## the reference run
## comm_top
module comm_top(
  input wire sys_clk,
  input wire sys_clk_rst,
  input wire rst,
  input wire bit_in, 
  output wire bit_out, 
  output wire [7:0] data_trans, 
  output wire [7:0] data_recev 
);
Size: about 1000 cells after synthesis, roughly 150 flip-flops, ~21 I/O pins, ~0.0083 mm² of cells after synthesis.
==> flow/config.mk <==
export PLATFORM = sky130hd
export DESIGN_NAME = comm_top
export DESIGN_NICKNAME = comm_top
export VERILOG_FILES = /design/flow/design.v
export SDC_FILE = /design/flow/constraint.sdc
export NUM_CORES = 4
export LEC_CHECK = 0
export ABC_AREA = 1
export CAP_MARGIN = 20
export CORE_MARGIN = 2
export CORE_UTILIZATION = 70
export CTS_CLUSTER_DIAMETER = 37
export CTS_CLUSTER_SIZE = 15
export HOLD_SLACK_MARGIN = 0.29
export PLACE_DENSITY_LB_ADDON = 0.2
export SETUP_SLACK_MARGIN = -0.36
export SLEW_MARGIN = 20
==> flow/constraint.sdc <==
create_clock -name core_clock -period 6.64 [get_ports {sys_clk}]
set_input_delay 1.3280 -clock core_clock [delete_from_list [all_inputs] [get_ports {sys_clk}]]
set_output_delay 1.3280 -clock core_clock [all_outputs]
set_load 0.01 [all_outputs]
run.sh (not shown) runs the stock make flow with config.mk's settings and CLKGATE_MAP_FILE=.
The reference run: all stages complete, timing, DRC and antenna checks passed
### the reference run -> the trial run
--- a/flow/config.mk
+++ b/flow/config.mk
@@ -8 +7,0 @@
-export ABC_AREA = 1
@@ -11,6 +10 @@
-export CORE_UTILIZATION = 70
-export CTS_CLUSTER_DIAMETER = 37
-export CTS_CLUSTER_SIZE = 15
-export HOLD_SLACK_MARGIN = 0.29
-export PLACE_DENSITY_LB_ADDON = 0.2
-export SETUP_SLACK_MARGIN = -0.36
+export CORE_UTILIZATION = 32
==> flow/constraint.sdc <==
create_clock -name core_clock -period 4.2 [get_ports {sys_clk}]
set_input_delay 0.8400 -clock core_clock [delete_from_list [all_inputs] [get_ports {sys_clk}]]
set_output_delay 0.8400 -clock core_clock [all_outputs]
set_load 0.01 [all_outputs]
--- outcome ---
Note that the via count recorded for the reference run amounts to 1.2 times the value seen in the trial run.
Between the reference run and the trial run, final area is higher for the reference run, the trial run comes in under that.
The trial run completed; timing, DRC and antenna clean
The more densely filled core belongs to the reference run, not the trial run.
The trial run vs the reference run: area used by multi-input combinational logic up in the trial run

* * *

Setup of ember:
comm_top again, from the RTL that the note above started with.
Settings: LEC_CHECK=0, ABC_AREA=0, CAP_MARGIN=20, CORE_ASPECT_RATIO=0.53, CORE_MARGIN=2, CORE_UTILIZATION=28, GPL_TIMING_DRIVEN=0, MIN_ROUTING_LAYER=met2, PLACE_DENSITY_LB_ADDON=0.1, SETUP_SLACK_MARGIN=0.12, SLEW_MARGIN=40, TNS_END_PERCENT=65; clock period 3.06 ns.
ember ran in full, but the layout does not pass; the checks complain about negative setup slack.
Relative to ember, the following input files were edited for lagoon:
Settings: ABC_AREA changed from 0 to 1; TNS_END_PERCENT removed (was 65); SETUP_SLACK_MARGIN removed (was 0.12); CORE_UTILIZATION changed from 28 to 72; PLACE_DENSITY_LB_ADDON removed (was 0.1); GPL_TIMING_DRIVEN removed (was 0); SLEW_MARGIN changed from 40 to 20; MIN_ROUTING_LAYER removed (was met2); CORE_ASPECT_RATIO removed (was 0.53); the clock period (ns, I/O delays scaled along) changed from 3.06 to 2.33.
Notes after the runs:
- lagoon: complete, dirty (negative setup slack)
- The global-route usage over all layers of lagoon is higher than that of ember.
- For ember, the end of the critical path was my_Rx_top.my_S2P.temp_reg[9], unlike lagoon, where it was my_Rx_top.my_S2P.temp_reg[12].
- The highest routing layer actually used comes out met4 in one run and met5 in the other, namely in lagoon and ember respectively.
- Compare lagoon and ember | clock-buffer cell count higher: lagoon
- Comparing lagoon and ember, the higher share of the synthesized netlist area taken by xor and xnor gates is on ember.
- The post-synthesis compound-gate area fraction of ember and that of lagoon are within noise of each other.
- Power drawn by the sequential cells (ember / lagoon): 0.77
- For ember, the largest power group was clock, unlike lagoon, where it was registers.
- Worst setup path startpoint = my_Rx_top.my_S2P.cnt[1]: lagoon; worst setup path startpoint = my_Rx_top.my_S2P.cnt[6]: ember
- Setup slack of the critical path after layout for lagoon: 0.46 ns down relative to ember
## Diff of input files: nickel against lagoon
Settings: ABC_AREA no longer set, was 1; CORE_UTILIZATION now 40, was 72; the clock period (ns, I/O delays scaled along) now 10.0, was 2.33.
[summary]
Both conditions hold for nickel: the flow ran to the end and the final layout passed the timing, DRC and antenna checks.
Compared with lagoon, design area in nickel decreased by more than 10%.
[compare] base=lagoon new=nickel: total power went down 77%, routed wire length moved down, hold slack went up by 0.053 ns.

* * *

main:
Starting RTL as in the previous note.
==> flow/design.v (excerpt) <==
module comm_top(
  input wire sys_clk,
  input wire sys_clk_rst,
  input wire rst,
  input wire bit_in, 
  output wire bit_out, 
  output wire [7:0] data_trans, 
  output wire [7:0] data_recev 
);
==> flow/config.mk <==
export PLATFORM = sky130hd
export DESIGN_NAME = comm_top
export DESIGN_NICKNAME = comm_top
export VERILOG_FILES = /design/flow/design.v
export SDC_FILE = /design/flow/constraint.sdc
export NUM_CORES = 4
export LEC_CHECK = 0
export ABC_AREA = 0
export CAP_MARGIN = 5
export CELL_PAD_IN_SITES_DETAIL_PLACEMENT = 0
export CELL_PAD_IN_SITES_GLOBAL_PLACEMENT = 1
export CORE_MARGIN = 7
export CORE_UTILIZATION = 39
export CTS_CLUSTER_DIAMETER = 65
export GPL_ROUTABILITY_DRIVEN = 1
export GPL_TIMING_DRIVEN = 0
export MAX_ROUTING_LAYER = met5
export MIN_ROUTING_LAYER = met1
export SETUP_SLACK_MARGIN = 0.46
export SLEW_MARGIN = 10
export TNS_END_PERCENT = 65
==> flow/constraint.sdc <==
create_clock -name core_clock -period 2.7 [get_ports {sys_clk}]
set_input_delay 0.5400 -clock core_clock [delete_from_list [all_inputs] [get_ports {sys_clk}]]
set_output_delay 0.5400 -clock core_clock [all_outputs]
set_load 0.01 [all_outputs]
main -> stages 100% | layout checks FAIL | negative setup slack
Inputs modified between main and the feature branch:
# main
export LEC_CHECK = 0
export ABC_AREA = 0
export CAP_MARGIN = 5
export CELL_PAD_IN_SITES_DETAIL_PLACEMENT = 0
export CELL_PAD_IN_SITES_GLOBAL_PLACEMENT = 1
export CORE_MARGIN = 7
export CORE_UTILIZATION = 39
export CTS_CLUSTER_DIAMETER = 65
export GPL_ROUTABILITY_DRIVEN = 1
export GPL_TIMING_DRIVEN = 0
export MAX_ROUTING_LAYER = met5
export MIN_ROUTING_LAYER = met1
export SETUP_SLACK_MARGIN = 0.46
export SLEW_MARGIN = 10
export TNS_END_PERCENT = 65
create_clock -name core_clock -period 2.7 [get_ports {sys_clk}]
# the feature branch
export LEC_CHECK = 0
export CAP_MARGIN = 20
export CORE_MARGIN = 2
export CORE_UTILIZATION = 70
export CTS_CLUSTER_SIZE = 36
export SLEW_MARGIN = 20
create_clock -name core_clock -period 3.7 [get_ports {sys_clk}]
Having completed the whole flow, the feature branch delivered a layout that passed the timing, DRC and antenna checks. Comparing the feature branch and main, number of detailed-routing iterations run before antenna repair is lower on the feature branch. On portion of total power attributed to sequential cells: between the feature branch and main, it ends up lower for main. Post-cts gate resize count on the feature branch is down relative to main. Side by side, row count turned out lower in the feature branch than in main. The maximum number of pins on one net before global-route repair number comes out higher for the feature branch vs main. NOTE internal power component main->the feature branch decreased by more than a quarter. [compare] base=main new=the feature branch: via count went up by about 0.7%, setup slack of the critical path after layout went up by 0.97 ns, switching portion of total power went down by 0.34 points.

* * *

Setup of harbor:
Starting RTL as in the previous note.
clock: 10.0 ns
lec_check: 0
cap_margin: 20
core_aspect_ratio: 1.99
core_margin: 2
core_utilization: 40
cts_cluster_diameter: 324
cts_cluster_size: 49
slew_margin: 40
diff inputs: harbor => xenon
- TNS_END_PERCENT newly set to 85
- CTS_CLUSTER_DIAMETER changed from 324 to 291
- SLEW_MARGIN changed from 40 to 20
- CORE_ASPECT_RATIO removed (was 1.99)
- CORE_UTILIZATION changed from 40 to 23
- CTS_CLUSTER_SIZE removed (was 49)
- CELL_PAD_IN_SITES_GLOBAL_PLACEMENT newly set to 3
--- outcome ---
- Delta (xenon minus harbor): global-route usage fell 6.1 points; die area rose 71%; number of signal-net buffers in the layout rose 2; met1 usage fell 2.8 points.
- From harbor to xenon the numbers moved as follows: final count of pins violating max slew stayed essentially flat; slew at the pin with the worst max-slew slack increased by 0.19 ns relative to the old numbers; summed standard-cell area reported by yosys roughly the same; met1 wire length picked up an extra 2700 um; post-route non-filler standard cell count +195.
- Comparing harbor and xenon, the lower relative area change from synthesis to final layout is on harbor.
- Looking at library cell contributing the largest single delay on the critical path, the sky130_fd_sc_hd__a32o_1 result is from xenon; the sky130_fd_sc_hd__a2111oi_4 one comes from harbor.
- Between harbor and xenon, the difference in clock tree skew after final layout is negligible.
#### Input delta (indigo over xenon)
- CORE_UTILIZATION now 40, was 23
- SLEW_MARGIN now 40, was 20
- PLACE_DENSITY now 0.35, previously not set
- CTS_CLUSTER_SIZE now 49, previously not set
- CELL_PAD_IN_SITES_GLOBAL_PLACEMENT no longer set, was 3
- TNS_END_PERCENT now 30, was 85
- CORE_ASPECT_RATIO now 0.5, previously not set
- CTS_CLUSTER_DIAMETER now 324, was 291
Findings:
The lower global-route usage over all layers of indigo and xenon is in xenon.
Final critical-path required period is higher on xenon
Post-detailed-routing wire length shrinks by more than 10% when moving from xenon to indigo.
The run showing the smaller post-detailed-route wirelength per cell is xenon.
indigo gives more final worst setup slack than xenon did.
## Diff of input files: onyx against indigo
- swapping 40 for 59 in CORE_UTILIZATION
- putting SETUP_SLACK_MARGIN at 1.98 where nothing was set
- swapping 20 for 0 in CAP_MARGIN
- swapping 2 for 5 in CORE_MARGIN
- swapping 49 for 98 in CTS_CLUSTER_SIZE
--- outcome ---
Summary of onyx over indigo: detail-routed net length per standard cell grew by 0.13 um, post-route non-filler standard cell count fell about 8%, post-route worst setup slack +0.023 ns, number of vias after detailed routing picked up an extra 45, cell area moved down.
Summary: setup slack at placement, onyx better than indigo
> inputs changed (onyx -> cedar)
- CORE_UTILIZATION now 40, was 59
- SLEW_MARGIN now 20, was 40
- SETUP_SLACK_MARGIN now 2.86, was 1.98
- CAP_MARGIN now 20, was 0
- CTS_CLUSTER_DIAMETER now 396, was 324
- TNS_END_PERCENT no longer set, was 30
- CORE_MARGIN now 2, was 5
- CTS_CLUSTER_SIZE now 97, was 98
- CORE_ASPECT_RATIO no longer set, was 0.5
- PLACE_DENSITY no longer set, was 0.35
Results
- As far as yosys synthesis chip area goes, cedar and onyx are indistinguishable; the numbers are identical.
- cedar ends up with a worst slew slack as a fraction of its limit that is 19 points lower than in onyx.
- Compared with onyx, in cedar overall power after layout now smaller; ratio of final minimum period to clock period now larger.

* * *

Setup of build 12:
comm_top again, from the RTL that the note above started with.
==> flow/config.mk <==
export PLATFORM = sky130hd
export DESIGN_NAME = comm_top
export DESIGN_NICKNAME = comm_top
export VERILOG_FILES = /design/flow/design.v
export SDC_FILE = /design/flow/constraint.sdc
export NUM_CORES = 4
export LEC_CHECK = 0
export ABC_AREA = 1
export CAP_MARGIN = 5
export CELL_PAD_IN_SITES_DETAIL_PLACEMENT = 0
export CELL_PAD_IN_SITES_GLOBAL_PLACEMENT = 2
export CORE_MARGIN = 7
export CORE_UTILIZATION = 39
export CTS_CLUSTER_DIAMETER = 65
export GPL_ROUTABILITY_DRIVEN = 1
export GPL_TIMING_DRIVEN = 1
export MAX_ROUTING_LAYER = met5
export MIN_ROUTING_LAYER = met1
export SETUP_SLACK_MARGIN = 0.46
export SLEW_MARGIN = 10
export TNS_END_PERCENT = 65
==> flow/constraint.sdc <==
create_clock -name core_clock -period 2.7 [get_ports {sys_clk}]
set_input_delay 0.5400 -clock core_clock [delete_from_list [all_inputs] [get_ports {sys_clk}]]
set_output_delay 0.5400 -clock core_clock [all_outputs]
set_load 0.01 [all_outputs]
Final checks on build 12, whose flow otherwise completed, came back failing, citing setup timing.
--- input diff build 12..build 42 ---
- a deleted CELL_PAD_IN_SITES_GLOBAL_PLACEMENT that had been 2
- a change of SLEW_MARGIN from 10 to 20
- a deleted MIN_ROUTING_LAYER that had been met1
- a change of CORE_UTILIZATION from 39 to 60
- a change of CAP_MARGIN from 5 to 20
- a deleted CTS_CLUSTER_DIAMETER that had been 65
- a deleted SETUP_SLACK_MARGIN that had been 0.46
- a deleted GPL_ROUTABILITY_DRIVEN that had been 1
- a deleted ABC_AREA that had been 1
- a deleted CELL_PAD_IN_SITES_DETAIL_PLACEMENT that had been 0
- a deleted MAX_ROUTING_LAYER that had been met5
- a deleted GPL_TIMING_DRIVEN that had been 1
- a change of CORE_MARGIN from 7 to 2
- a deleted TNS_END_PERCENT that had been 65
- a change of the clock period (ns, I/O delays scaled along) from 2.7 to 4.22
- Build 42 against build 12; total power is down by more than a quarter.
- On overall routing resource usage: build 42 sits above build 12.
- In the flow results for build 42 and build 12, the via count is larger on build 12.
- Compared with build 12, global-route wire length before repair in build 42 decreased by more than 10%.
- For the setup slack, build 42 came in 810 ps higher than build 12 did.
- Build 42 finished end to end and its layout was clean on timing, DRC and antenna.
- Gate count of the mapped netlist: build 42 < build 12
- Measured against each other, build 42 and build 12 differ in clock period minus final worst setup slack, the lower figure coming from build 12.
Setup changes, build 42 to build 3
- setting SETUP_SLACK_MARGIN to 0.24 for the first time
- changing CORE_UTILIZATION from 60 to 66
- setting ABC_AREA to 1 for the first time
- changing the clock period (ns, I/O delays scaled along) from 4.22 to 2.84
Results
The flow completed for build 3, but it is not clean: the layout still shows setup timing. End of the critical path: my_Rx_top.my_S2P.temp_reg[9]$_DFFE_PP0P_ -> build 42, my_Rx_top.my_S2P.temp_reg[3]$_DFFE_PP0P_ -> build 3. Met1 usage: lower on build 42. Build 42 → build 3: area growth from synthesis to final layout now sits higher, part of the cycle the worst path needs rose by 17 points. Summary of build 3 over build 42: instance count of the mapped netlist has increased; wire length increased 12%; sequential cell area fraction in the yosys report fell 1.8 points.
Here is what was changed in the inputs of build 81 compared with build 3.
- CORE_UTILIZATION: 66 -> 68
- CTS_CLUSTER_SIZE: unset -> 37
- ABC_AREA: 1 -> unset
- SETUP_SLACK_MARGIN: 0.24 -> unset
- the clock period (ns, I/O delays scaled along): 2.84 -> 4.0
- Build 81 finished end to end and its layout was clean on timing, DRC and antenna.
- Lower first-pass GRT wire length goes to build 81 over build 3.
- Build 3 has lower sequential cell area share than build 81.
- Slack of the worst reg-to-reg path for build 81: 450 ps up relative to build 3
Input changes introduced in build 69 (baseline for comparison: build 81):
- CORE_UTILIZATION changed from 68 to 69
- PLACE_DENSITY newly set to 0.36
- CTS_CLUSTER_DIAMETER newly set to 102
==> results <==
Compared with build 81, power after layout in build 69 increased by a few percent. Compared with build 81, build 69 shows a higher smallest setup slack after layout. registers as the top power group was reported by build 81, and clock by build 69. Summary of build 69 over build 81: share of the core filled with cells in the final layout went up, cell area did not really move. Build 81 reports its last element of the critical path as my_Rx_top.my_S2P.temp_reg[9]$_DFFE_PP0P_ while build 69 reports my_Rx_top.my_S2P.temp_reg[6]$_DFFE_PP0P_.
Inputs modified between build 69 and build 7:
- CORE_UTILIZATION changed from 69 to 70
- CTS_CLUSTER_DIAMETER removed (was 102)
- PLACE_DENSITY removed (was 0.36)
- the clock period (ns, I/O delays scaled along) changed from 4.0 to 3.06
[summary]
Status build 7: flow complete, layout not clean - setup timing. Compared with build 69, build 7 shows a sequential share of layout area that is 2.5 points lower. Build 69 reports its critical-path cell with the highest stage delay as a2111oi_4 while build 7 reports dfrtp_1. Part of the total power dissipated in sequential elements in build 7 is 1.0 points higher than in build 69. Build 7 vs build 69, worst path setup slack after routing went down by 590 ps. Build 7 vs build 69 — summed area of non-filler cells in the final layout rose about 6%. Compared build 7 vs build 69, and worst-case vdd ir drop is up in build 7. Final critical path time including I/O delays and setup: build 7 vs build 69 down 350 ps. Leakage power delta (build 7 − build 69): unfavourable. [build 7 vs build 69] post-CTS setup buffer count: higher in build 7.
No activity file was given, so power comes from the tool's default toggle rates.
